// router_extended
module router_extended #(
  parameter B2_LAT_BIN  = 1, B2_LAT_DEC  = 8, B2_LAT_DUO  = 6,
  parameter B10_LAT_DEC = 1, B10_LAT_BIN = 6, B10_LAT_DUO = 6,
  parameter B12_LAT_DUO = 1, B12_LAT_BIN = 6, B12_LAT_DEC = 8
)(
  input  wire        clk,
  input  wire        rst,
  input  wire        start,
  input  wire [2:0]  cond_sel,
  input  wire [3:0]  opcode,
  input  wire [15:0] op_a,
  input  wire [15:0] op_b,
  output reg         busy,
  output reg         done,
  output reg  [31:0] result
);
Size: roughly 76 I/O pins, ~19000 um2 of cells after synthesis.
Settings: LEC_CHECK=0, CAP_MARGIN=20, CELL_PAD_IN_SITES_GLOBAL_PLACEMENT=0, CORE_ASPECT_RATIO=0.71, CORE_MARGIN=2, CORE_UTILIZATION=68, CTS_CLUSTER_DIAMETER=255, CTS_CLUSTER_SIZE=90, GPL_ROUTABILITY_DRIVEN=1, MIN_ROUTING_LAYER=met1, PLACE_DENSITY_LB_ADDON=0.1, SETUP_SLACK_MARGIN=-0.0, SLEW_MARGIN=40; clock period 6.61 ns.
run.sh (not shown) runs the stock make flow with config.mk's settings and CLKGATE_MAP_FILE=.
The baseline finished with setup timing left.
Then changed:
Settings changed: CORE_ASPECT_RATIO 0.71 to 1.81, CORE_UTILIZATION 68 to 34, CTS_CLUSTER_SIZE 90 to 98, GPL_ROUTABILITY_DRIVEN 1 to 0, TNS_END_PERCENT set to 15.
Clock period 6.61 ns to 5.55 ns, I/O delays scaled along.
=>
- The changed run finished but fails on setup timing
- via count decreases by 13%
- routed wire length came out lower by 5.5%
- setup slack is worse by 470 ps
- final area grows by 3.4%
Then changed:
Settings changed: CORE_ASPECT_RATIO 1.81 to 0.94, CORE_UTILIZATION 34 to 69, CTS_CLUSTER_SIZE 98 to 24, GPL_ROUTABILITY_DRIVEN 0 to 1, TNS_END_PERCENT 15 to not set.
Clock period 5.55 ns to 6.61 ns, I/O delays scaled along.
Result: The changed run failed in global routing on GRT-0232; die area shrinks by 50%; synthesized cell count does not change; area after synthesis stays the same.
Then changed:
Settings changed: CORE_ASPECT_RATIO 0.94 to 0.72, CORE_UTILIZATION 69 to 70, CTS_CLUSTER_SIZE 24 to 15.
Clock period 6.61 ns to 6.71 ns, I/O delays scaled along.
Outcome: This time the run ran to the end with violations: setup timing; synthesized cell count does not change; area after synthesis does not change; die area is lower by 1.3%.
Then changed:
Settings changed: ABC_AREA set to 1, CORE_ASPECT_RATIO 0.72 to 1.75, HOLD_SLACK_MARGIN set to 0.29.
This time the run ended with an error in global routing.
Synthesized cell count went up by 33%.
Synthesized area went up by 8.1%.
Die size went up by 8.1%.

---

Setup of exp/raven:
Starting RTL as in the previous note.
export LEC_CHECK = 0
export CAP_MARGIN = 20
export CORE_ASPECT_RATIO = 1.68
export CORE_MARGIN = 2
export CORE_UTILIZATION = 70
export GPL_ROUTABILITY_DRIVEN = 1
export GPL_TIMING_DRIVEN = 0
export HOLD_SLACK_MARGIN = -0.08
export MAX_ROUTING_LAYER = met5
export PLACE_DENSITY = 0.37
export SETUP_SLACK_MARGIN = 1.3
export SLEW_MARGIN = 10
export TNS_END_PERCENT = 15
create_clock -name core_clock -period 10.0 [get_ports {clk}]
exp/raven: PASS, flow complete, no timing, DRC or antenna violations
Input-level comparison between exp/maple and exp/raven:
Settings: a deleted TNS_END_PERCENT that had been 15; a change of CORE_UTILIZATION from 70 to 40; a change of HOLD_SLACK_MARGIN from -0.08 to 0.2; a deleted SETUP_SLACK_MARGIN that had been 1.3; a deleted GPL_TIMING_DRIVEN that had been 0; a deleted GPL_ROUTABILITY_DRIVEN that had been 1; a deleted MAX_ROUTING_LAYER that had been met5; a change of CORE_ASPECT_RATIO from 1.68 to 0.83; a deleted PLACE_DENSITY that had been 0.37.
### Flow results
When exp/maple is set beside exp/raven, its via count turns out to be about 10% smaller. Of exp/maple and exp/raven, the run reporting the higher clock group share of total power was exp/maple. Pin count of the biggest net entering global routing: exp/maple and exp/raven compared, higher one is exp/maple. Summary — non-clock buffer count, exp/maple relative to exp/raven: lower, by about 40%. In exp/maple, the critical path depth came out 1 below the value in exp/raven. Detailed placer's ending HPWL: exp/maple lower than exp/raven.
> inputs changed (exp/maple -> exp/pepper)
Settings: ABC_AREA: unset -> 1; CORE_UTILIZATION: 40 -> 46; CTS_CLUSTER_DIAMETER: unset -> 381; PLACE_DENSITY: unset -> 0.79; HOLD_SLACK_MARGIN: 0.2 -> unset; TNS_END_PERCENT: unset -> 20; CORE_ASPECT_RATIO: 0.83 -> unset; CTS_CLUSTER_SIZE: unset -> 98; MAX_ROUTING_LAYER: unset -> met4; SETUP_SLACK_MARGIN: unset -> 0.06.
- exp/pepper vs exp/maple on post-synthesis xor/xnor area fraction: exp/pepper is the lower one.
- exp/pepper vs. exp/maple: setup slack increased 0.59 ns; met1 layer wirelength in the final routing decreased about 6.5%; utilization after layout increased 6.2 points.
- When exp/pepper is set beside exp/maple, its first-pass GRT wire length turns out to be 6.0% larger.
- Compared with exp/maple, total detailed-routing wirelength in exp/pepper increased by a few percent.
- exp/pepper reports a higher overall power consumption than exp/maple does.
- Re maximum ir drop on the vdd rail: exp/pepper is 0.013 mV up on exp/maple.
The following lists how exp/umber was set up differently from exp/pepper:
Settings: swapping 2 for 7 in CORE_MARGIN; putting CORE_ASPECT_RATIO at 0.5 where nothing was set.
--- outcome ---
- Looking at minimum period implied by the final worst setup slack, exp/umber sits 0.031 ns above exp/pepper.
- Relative to exp/pepper, part of the total power dissipated in the clock network has decreased by 0.3 points in exp/umber.
- Looking at setup slack across both flows, exp/umber is the weaker of the two, with exp/pepper ahead.
What exp/harbor does differently from exp/umber at the input level:
Settings: ABC_AREA no longer set, was 1; CORE_UTILIZATION now 61, was 46; SLEW_MARGIN now 20, was 10; CTS_CLUSTER_DIAMETER no longer set, was 381; SETUP_SLACK_MARGIN no longer set, was 0.06; CTS_CLUSTER_SIZE no longer set, was 98; CORE_MARGIN now 2, was 7; TNS_END_PERCENT no longer set, was 20; PLACE_DENSITY no longer set, was 0.79; MAX_ROUTING_LAYER no longer set, was met4; CORE_ASPECT_RATIO no longer set, was 0.5; the clock period (ns, I/O delays scaled along) now 4.95, was 10.0.
- Completing all stages was not enough for exp/harbor: its layout failed the final checks because of negative setup slack.
- Reported for exp/harbor and exp/umber, clock-buffer cell count turned out identical to the last digit.
- Taking exp/umber as 1.0, exp/harbor lands at 0.70 on core outline area.
- The estimated power of exp/harbor ends up higher than the estimate for exp/umber.
- Comparing exp/harbor and exp/umber, the lower wire length after detailed routing was measured on exp/umber.
- Looking at capturing instance or port of the critical path, the u_b12.result[30]$_SDFFE_PP0P_ result is from exp/harbor; the u_b12.result[26]$_SDFFE_PP0P_ one comes from exp/umber.
- Going from exp/umber to exp/harbor, the total placed instance area was found to have gone up by 1.9%.
- exp/harbor vs exp/umber: post-route met1 wirelength down
- For the die area, exp/harbor came in about 36% lower than exp/umber did.
- Diff exp/harbor and exp/umber: leakage power lower in exp/harbor
The inputs of exp/amber differ from those of exp/harbor as listed below.
Settings: SETUP_SLACK_MARGIN now 1.48, previously not set; CORE_UTILIZATION now 70, was 61.
Findings:
exp/amber did not finish; the tool stopped in 5_1_grt with error GRT-0232.
In exp/amber the core utilization at floorplan turned out 8.8 points higher than in exp/harbor.
Die area | exp/amber < exp/harbor
exp/amber vs exp/harbor: die height down in exp/amber
exp/amber ends up with higher maximum clock path buffer count than exp/harbor does.
Row placer congestion estimate: exp/amber higher / exp/harbor lower
Looking at placed cell area across exp/harbor and exp/amber, the one that comes out lower is exp/amber.
Power figures rest on the tool's default switching activity, not on a simulated workload.
